==> flow/design.v (excerpt) <==
module uSFFT #(
    parameter BITWIDTH = 8,
    parameter BINPUT = 2
) (
    input wire iClk,
    input wire iRstN,
    input wire loadW,
    input wire iClr,
    input wire iAReal0,
    input wire iAImg0,
    input wire iAReal1,
    input wire iAImg1,
    input wire iBReal0,
    input wire iBImg0,
    input wire iBReal1,
    input wire iBImg1,
    input wire [BITWIDTH-1:0] iwReal,
    input wire [BITWIDTH-1:0] iwImg,
    output wire oCReal0,
    output wire oCImg0,
    output wire oCReal1,
    output wire oCImg1,
    output wire oDReal0,
    output wire oDImg0,
    output wire oDReal1,
    output wire oDImg1
);
    wire mid1_Real0;
    wire mid1_Img0;
    wire mid1_Real1;
    wire mid1_Img1;
    wire mid2_Real0;
    wire mid2_Img0;
    wire mid2_Real1;
    wire mid2_Img1;
    uButterfly #(
        .BITWIDTH(BITWIDTH),
        .BINPUT(BINPUT)
    ) u_uButterfly_in1 (
        .iClk(iClk),
        .iRstN(iRstN),
        .loadW(loadW),
        .iClr(iClr),
        .iReal0(iAReal0),
  ...
Size: ~600 flip-flops, ~36 I/O pins.
Settings: LEC_CHECK=0, ABC_AREA=1, CAP_MARGIN=20, CORE_MARGIN=2, CORE_UTILIZATION=70, CTS_CLUSTER_DIAMETER=397, CTS_CLUSTER_SIZE=16, SETUP_SLACK_MARGIN=-0.16, SLEW_MARGIN=20; clock period 1.68 ns.
run.sh (not shown) runs the stock make flow with config.mk's settings and CLKGATE_MAP_FILE=.
The starting point finished but failed the layout checks on negative setup slack.
Then changed:
- CAP_MARGIN: 20 -> 5
- CELL_PAD_IN_SITES_DETAIL_PLACEMENT: unset -> 0
- CORE_UTILIZATION: 70 -> 72
- CTS_CLUSTER_DIAMETER: 397 -> unset
- CTS_CLUSTER_SIZE: 16 -> 44
- GPL_ROUTABILITY_DRIVEN: unset -> 0
- HOLD_SLACK_MARGIN: unset -> 0.29
- TNS_END_PERCENT: unset -> 90
What happened: The changed run finished but failed the layout checks on negative setup slack; clock power is higher by well over a third; sequential power barely changes; clock-buffer cell count is higher by 64; area after synthesis does not change; register-to-register slack got worse by 0.12 ns; synthesized cell count does not change; setup slack got worse by 0.12 ns.
Then changed:
- CAP_MARGIN: 5 -> 20
- CELL_PAD_IN_SITES_DETAIL_PLACEMENT: 0 -> unset
- CTS_CLUSTER_SIZE: 44 -> 98
- GPL_ROUTABILITY_DRIVEN: 0 -> unset
- HOLD_SLACK_MARGIN: 0.29 -> unset
- TNS_END_PERCENT: 90 -> unset
After rerunning: The changed run finished but fails on negative setup slack; count of clock-buffer cells in the layout is higher by 1; sequential power barely changes; worst setup slack is better by 0.062 ns; non-clock buffer count is lower by 1; first-iteration DRC count is higher by 5.3%; total power is about the same; utilization is lower by 0.22 points; synthesized area does not change; routed wire length is lower by 0.31%.

---

uSFFT again, from the RTL that the note above started with.
clock: 4.58 ns
lec_check: 0
cap_margin: 35
cell_pad_in_sites_detail_placement: 2
cell_pad_in_sites_global_placement: 1
core_margin: 2
core_utilization: 40
gpl_routability_driven: 0
gpl_timing_driven: 1
min_routing_layer: met2
place_density_lb_addon: 0.02
setup_slack_margin: 0.02
slew_margin: 5
tns_end_percent: 35
The baseline completed without violations.
==> next run, changes <==
Settings changed: CAP_MARGIN 35 to 20, CELL_PAD_IN_SITES_DETAIL_PLACEMENT 2 to default, CELL_PAD_IN_SITES_GLOBAL_PLACEMENT 1 to default, CORE_UTILIZATION 40 to 57, GPL_ROUTABILITY_DRIVEN 0 to default, GPL_TIMING_DRIVEN 1 to default, MIN_ROUTING_LAYER met2 to default, PLACE_DENSITY_LB_ADDON 0.02 to default, SETUP_SLACK_MARGIN 0.02 to default, SLEW_MARGIN 5 to 20, TNS_END_PERCENT 35 to default.
Clock period 4.58 ns to 3.03 ns, I/O delays scaled along.
Result:
- total power climbs by 42%
- sequential share of layout area increases by 0.35 points
- critical path depth came out higher by 1
- sequential power grows by 49%
- final area goes down by 0.88%
==> next run, changes <==
Settings changed: CORE_UTILIZATION 57 to 72, PLACE_DENSITY from default to 0.35, SETUP_SLACK_MARGIN from default to 0.68.
Clock period 3.03 ns to 2.28 ns, I/O delays scaled along.
=> The new run produced a layout that fails on negative setup slack. Cell area grows by roughly a tenth. Non-clock buffer count grows by 150. Global-route usage grows by 9.8 points. Area after synthesis does not change. Fmax shrinks by a few percent. Sequential share of layout area shrinks by 3.9 points. Wire length grows by well over a third. Power grows by well over a third. Register-to-register slack got worse by 0.94 ns. Sequential power grows by well over a third. Clock power grows by a quarter to a third.
==> next run, changes <==
Settings changed: CORE_UTILIZATION 72 to 40, PLACE_DENSITY 0.35 to default, SETUP_SLACK_MARGIN 0.68 to default.
Clock period 2.28 ns to 3.03 ns, I/O delays scaled along.
Result: The new run finished with timing, DRC and antenna clean. Global-route usage decreases by 18 points. Count of clock-buffer cells in the layout rises by 12. Final cell count increases by 7.7%. Maximum frequency grows by 5.2%. Routed wire length went down by 29%.

---

Setup of run A:
Starting RTL as in the previous note.
Design uSFFT, start of the top module:
module uSFFT #(
    parameter BITWIDTH = 8,
    parameter BINPUT = 2
) (
    input wire iClk,
    input wire iRstN,
    input wire loadW,
    input wire iClr,
    input wire iAReal0,
    input wire iAImg0,
    input wire iAReal1,
    input wire iAImg1,
    input wire iBReal0,
    input wire iBImg0,
    input wire iBReal1,
    input wire iBImg1,
    input wire [BITWIDTH-1:0] iwReal,
    input wire [BITWIDTH-1:0] iwImg,
    output wire oCReal0,
    output wire oCImg0,
    output wire oCReal1,
    output wire oCImg1,
    output wire oDReal0,
    output wire oDImg0,
    output wire oDReal1,
    output wire oDImg1
);
    wire mid1_Real0;
    wire mid1_Img0;
    wire mid1_Real1;
    wire mid1_Img1;
    wire mid2_Real0;
    wire mid2_Img0;
    wire mid2_Real1;
    wire mid2_Img1;
    uButterfly #(
        .BITWIDTH(BITWIDTH),
        .BINPUT(BINPUT)
    ) u_uButterfly_in1 (
        .iClk(iClk),
        .iRstN(iRstN),
        .loadW(loadW),
        .iClr(iClr),
        .iReal0(iAReal0),
        .iImg0(iAImg0),
        .iReal1(iAReal1),
        .iImg1(iAImg1),
        .iwReal(iwReal),
        .iwImg(iwImg),
        .oReal0(mid1_Real0),
        .oImg0(mid1_Img0),
        .oReal1(mid1_Real1),
        .oImg1(mid1_Img1)
    );
    uButterfly #(
        .BITWIDTH(BITWIDTH),
        .BINPUT(BINPUT)
    ) u_uButterfly_in2 (
        .iClk(iClk),
        .iRstN(iRstN),
        .loadW(loadW),
        .iClr(iClr),
        .iReal0(iBReal0),
        .iImg0(iBImg0),
        .iReal1(iBReal1),
        .iImg1(iBImg1),
        .iwReal(iwReal),
        .iwImg(iwImg),
        .oReal0(mid2_Real0),
        .oImg0(mid2_Img0),
        .oReal1(mid2_Real1),
        .oImg1(mid2_Img1)
    );
    uButterfly #(
  ...
make LEC_CHECK=0 CAP_MARGIN=15 CORE_ASPECT_RATIO=0.5 CORE_MARGIN=2 CORE_UTILIZATION=70 CTS_CLUSTER_SIZE=41 SETUP_SLACK_MARGIN=0.79 SLEW_MARGIN=20 finish   # period 3.13 ns
Run A: all stages complete, timing, DRC and antenna checks passed
#### Input delta (run B over run A)
Settings: CORE_ASPECT_RATIO no longer set, was 0.5; CTS_CLUSTER_SIZE now 16, was 41; ABC_AREA now 1, previously not set; CTS_CLUSTER_DIAMETER now 392, previously not set; CAP_MARGIN now 20, was 15; SETUP_SLACK_MARGIN now 0.45, was 0.79; the clock period (ns, I/O delays scaled along) now 1.7, was 3.13.
[summary]
Of run A and run B, just one finished clean: run A.
Nothing crashed in run B and all stages finished; the problem is that the final layout failed, the offending checks being setup timing.
The arrival time at the worst endpoint number comes out higher for run B vs run A.
Looking at hold slack across both flows, run B is the weaker of the two, with run A ahead.
Per the comparison of run B with run A, inserted tap cell count now smaller; highest net fanout along the worst path now larger.
Looking at number of standard cells in the final layout excluding fillers across run B and run A, the one that comes out higher is run B.
Number of buffers inserted by post-CTS setup repair for run B: about 100% up relative to run A
The lower clock group power came out of run A.
Run B ended up with a lower proportion of synthesized chip area in sequential cells than run A did.
Run B ended up with a higher worst reg2reg path depth than run A did.
For run C, these inputs were changed with respect to run B:
Settings: CTS_CLUSTER_DIAMETER removed (was 392); CORE_UTILIZATION changed from 70 to 63; SETUP_SLACK_MARGIN removed (was 0.45); CTS_CLUSTER_SIZE changed from 16 to 97; ABC_AREA removed (was 1); the clock period (ns, I/O delays scaled along) changed from 1.7 to 2.45.
### Flow results
- No crash in run C: every stage finished, but the layout fails its final checks due to setup timing.
- The final reports for run C and run B show number of nets at the end of the flow lower in the former.
- Run C vs run B: instance count along the most critical hold path down
- Going from run B to run C, the tightest hold margin was found to have gone up by 0.20 ns.
- Sort run C and run B by post-synthesis chip area from yosys desc -> top: run B
- The fill cell instance count of the final layout of run C exceeds that of run B by about 150%.
- Total power was higher in run B than in run C.
- Run C has more setup slack than run B.
- Diff run B -> run C | area of the mapped netlist | decrease of 4.3%
- Cmp run C vs run B: switching power total lower in run C
- Looking at post-synthesis share of cell area spent on full adders, half adders and majority gates, run C sits 0.61 points above run B.
- Vias: run C fewer than run B
The following lists how run D was set up differently from run C:
Settings: SETUP_SLACK_MARGIN now -0.28, previously not set; CTS_CLUSTER_SIZE no longer set, was 97; CORE_UTILIZATION now 40, was 63; the clock period (ns, I/O delays scaled along) now 3.03, was 2.45.
==> comparison <==
Run D | status: complete | timing, DRC, antenna: pass
Looking at slowest cell on the critical path, the sky130_fd_sc_hd__dfrtp_1 result is from run D; the sky130_fd_sc_hd__dfrtp_2 one comes from run C.
Changes observed in run D relative to run C: proportion of power drawn by combinational gates moved down, floorplan die height up 58 µm, share of the cycle needed by the critical path after routing down 15 points, design area decreased by 980 µm² relative to the old numbers.
Here is what was changed in the inputs of run E compared with run D.
Settings: CTS_CLUSTER_DIAMETER now 258, previously not set; SETUP_SLACK_MARGIN no longer set, was -0.28; CORE_UTILIZATION now 69, was 40; ABC_AREA now 1, previously not set; PLACE_DENSITY now 0.37, previously not set; the clock period (ns, I/O delays scaled along) now 1.51, was 3.03.
## What came out
- The final report for run E shows a completed flow and a layout that fails verification, specifically setup timing.
- Compared to run D, the routing of run E uses more wire.
- In the flow results for run E and run D, the share of total power in the clock network is smaller on run E.
- For run E, the slowest stage cell on the critical path was sky130_fd_sc_hd__fa_2, unlike run D, where it was sky130_fd_sc_hd__dfrtp_1.
- Note that the layout clock buffer count recorded for run E amounts to 0.920 times the value seen in run D.
The inputs of run F differ from those of run E as listed below.
Settings: CTS_CLUSTER_DIAMETER no longer set, was 258; CORE_UTILIZATION now 16, was 69; ABC_AREA no longer set, was 1; PLACE_DENSITY no longer set, was 0.37; the clock period (ns, I/O delays scaled along) now 5.32, was 1.51.
Findings:
- Run F: flow completed, timing, DRC and antenna clean
- Compare run F and run E | detailed-router iteration count before antenna repair lower: run F
- Final worst hold slack in run F is 0.42 ns above run E.
- The switching fraction of total power in run F sits 6.8 points below the value recorded for run E.

---

uSFFT again, from the RTL that the note above started with.
export LEC_CHECK = 0
export CAP_MARGIN = 20
export CORE_MARGIN = 2
export CORE_UTILIZATION = 66
export SLEW_MARGIN = 20
create_clock -name core_clock -period 2.08 [get_ports {iClk}]
The starting point ran to the end with violations: setup timing.
==> next run, changes <==
Settings changed: CORE_UTILIZATION 66 to 65, CTS_CLUSTER_SIZE set to 41, SETUP_SLACK_MARGIN set to 0.79.
Clock period 2.08 ns to 3.13 ns, I/O delays scaled along.
The changed run completed with no timing, DRC or antenna violations.
Global-route usage drops by 1.7 points.
Synthesized area stays the same.
Setup slack gains 1.1 ns.
Count of clock-buffer cells in the layout climbs by 9.
Hold slack gains 0.26 ns.
Total power drops by 37%.
Sequential power drops by 33%.
Wire length drops by 6.4%.
Final area drops by 6.6%.

---

== job 9423 ==
uSFFT again, from the RTL that the note above started with.
Settings: LEC_CHECK=0, ABC_AREA=1, CAP_MARGIN=35, CELL_PAD_IN_SITES_DETAIL_PLACEMENT=1, CORE_ASPECT_RATIO=1.12, CORE_MARGIN=10, CORE_UTILIZATION=54, CTS_CLUSTER_DIAMETER=54, CTS_CLUSTER_SIZE=96, GPL_ROUTABILITY_DRIVEN=0, GPL_TIMING_DRIVEN=0, MAX_ROUTING_LAYER=met4, PLACE_DENSITY=0.57, SETUP_SLACK_MARGIN=-0.12, SLEW_MARGIN=20, TNS_END_PERCENT=90; clock period 4.18 ns.
The inputs of job 387 differ from those of job 9423 as listed below.
- changing ABC_AREA from 1 to 0
- changing CORE_UTILIZATION from 54 to 55
Findings:
- Job 387 gives less synthesized instance count than job 9423 did.
- [compare] base=job 9423 new=job 387: arrival time at the worst endpoint climbed 0.50 ns; first-pass GRT wire length fell by 13%.
- On multi-input combinational cell count, the higher figure sits with job 9423, not job 387.
- Job 387 went all the way through the flow, and no timing, DRC or antenna check failed.
- Delta (job 387 minus job 9423): die size fell by 0.0041 sq mm, chip area line of the yosys report fell by 0.0015 sq mm.
- A library cell contributing the largest single delay on the critical path of dfrtp_2 is what job 387 shows, while clkdlybuf4s50_1 belongs to job 9423.
Here is what was changed in the inputs of job 1372 compared with job 387.
- setting PLACE_DENSITY_LB_ADDON to 0.27 for the first time
- changing ABC_AREA from 0 to 1
- changing CORE_UTILIZATION from 55 to 72
- removing CORE_ASPECT_RATIO (formerly 1.12)
- removing MAX_ROUTING_LAYER (formerly met4)
- changing CELL_PAD_IN_SITES_DETAIL_PLACEMENT from 1 to 0
- changing CTS_CLUSTER_SIZE from 96 to 44
- removing SETUP_SLACK_MARGIN (formerly -0.12)
- changing CORE_MARGIN from 10 to 2
- removing GPL_TIMING_DRIVEN (formerly 0)
- removing PLACE_DENSITY (formerly 0.57)
- removing CTS_CLUSTER_DIAMETER (formerly 54)
- changing the clock period (ns, I/O delays scaled along) from 4.18 to 1.81
==> results <==
Although job 1372 finished all stages, its layout failed final checks on setup timing.
Taking job 387 as the reference point, the share of the final layout cell area in sequential cells of job 1372 falls by 3.4 points.
Job 1372 ends up with lower height of the die than job 387 does.
Going from job 387 to job 1372, the logic share of the area was found to have gone down by 2.8 points.
Re wire length after detailed routing: job 387 was higher than job 1372.
Job 1372 vs job 387 — highest clock frequency the design can meet climbed by more than a quarter
| final-layout worst hold slack | higher: job 387 |
Summary of the comparison: post-route fraction of the period consumed by the critical path is higher in job 1372, relative to job 387.
Cmp job 387 and job 1372 / worst setup slack after layout / higher: job 387
Of the two values seen for classification of the worst-slack hold path, input pin to register was produced by job 1372 and input pin to asynchronous set/reset pin by job 387.
### job 1372 -> job 4817
- putting SETUP_SLACK_MARGIN at -0.12 where nothing was set
- clearing PLACE_DENSITY_LB_ADDON, which used to be 0.27
- swapping 35 for 5 in CAP_MARGIN
- swapping 1.81 for 1.68 in the clock period (ns, I/O delays scaled along)
Results
STATUS run=job 4817 STAGES=ALL_DONE FINAL_CHECKS=FAILED CAUSE=setup timing. Sequential-to-total area share from yosys stat came out exactly the same in job 4817 and job 1372. Number of cells on the worst hold path was higher in job 4817 than in job 1372. Clock power was lower in job 1372 than in job 4817. Looking at smallest hold slack, job 4817 sits 0.028 ns below job 1372. Between job 1372 and job 4817, the flow reports ratio of total power to cell area increasing by a little under 10%.

---

Starting RTL as in the previous note.
==> flow/config.mk <==
export PLATFORM = sky130hd
export DESIGN_NAME = uSFFT
export DESIGN_NICKNAME = uSFFT
export VERILOG_FILES = /design/flow/design.v
export SDC_FILE = /design/flow/constraint.sdc
export NUM_CORES = 4
export LEC_CHECK = 0
export ABC_AREA = 1
export CAP_MARGIN = 5
export CELL_PAD_IN_SITES_DETAIL_PLACEMENT = 0
export CORE_ASPECT_RATIO = 0.94
export CORE_MARGIN = 2
export CORE_UTILIZATION = 72
export CTS_CLUSTER_DIAMETER = 77
export CTS_CLUSTER_SIZE = 72
export GPL_ROUTABILITY_DRIVEN = 0
export HOLD_SLACK_MARGIN = 0.29
export PLACE_DENSITY_LB_ADDON = 0.04
export SETUP_SLACK_MARGIN = -0.17
export SLEW_MARGIN = 20
export TNS_END_PERCENT = 90
==> flow/constraint.sdc <==
create_clock -name core_clock -period 1.68 [get_ports {iClk}]
set_input_delay 0.3360 -clock core_clock [delete_from_list [all_inputs] [get_ports {iClk}]]
set_output_delay 0.3360 -clock core_clock [all_outputs]
set_load 0.01 [all_outputs]
The first run finished with negative setup slack left.
Change:
ABC_AREA = unset   (was 1)
CAP_MARGIN = 35   (was 5)
CORE_ASPECT_RATIO = unset   (was 0.94)
CTS_CLUSTER_DIAMETER = unset   (was 77)
CTS_CLUSTER_SIZE = 41   (was 72)
GPL_ROUTABILITY_DRIVEN = 1   (was 0)
HOLD_SLACK_MARGIN = unset   (was 0.29)
PLACE_DENSITY = 0.36   (was unset)
PLACE_DENSITY_LB_ADDON = unset   (was 0.04)
SETUP_SLACK_MARGIN = unset   (was -0.17)
clock period = 1.72 ns   (was 1.68 ns; I/O delays follow)
Now the flow ended with an error in global routing (5_1_grt).
Synthesized cell count drops by 21%.
Area after synthesis drops by 4.3%.
Die size drops by 4.2%.
Change:
CTS_CLUSTER_SIZE = 44   (was 41)
GPL_ROUTABILITY_DRIVEN = 0   (was 1)
PLACE_DENSITY = unset   (was 0.36)
PLACE_DENSITY_LB_ADDON = 0.27   (was unset)
SETUP_SLACK_MARGIN = 0.34   (was unset)
clock period = 2.85 ns   (was 1.72 ns; I/O delays follow)
The new run finished with timing, DRC and antenna clean.
Area after synthesis stays the same.
Die area is unchanged.
Synthesized cell count stays the same.
Change:
CAP_MARGIN = 20   (was 35)
CELL_PAD_IN_SITES_DETAIL_PLACEMENT = unset   (was 0)
CORE_UTILIZATION = 40   (was 72)
CTS_CLUSTER_SIZE = unset   (was 44)
GPL_ROUTABILITY_DRIVEN = unset   (was 0)
PLACE_DENSITY_LB_ADDON = unset   (was 0.27)
SETUP_SLACK_MARGIN = unset   (was 0.34)
TNS_END_PERCENT = unset   (was 90)
clock period = 4.0 ns   (was 2.85 ns; I/O delays follow)
Result:
- global-route usage drops by 17 points
- via count drops by roughly a tenth
- non-clock buffer count drops by 46
- worst setup slack is better by 0.77 ns
- count of clock-buffer cells in the layout climbs by 7
- sequential power drops by a quarter to a third
- wire length drops by about a fifth
Power is estimated from default activity; no workload was simulated.
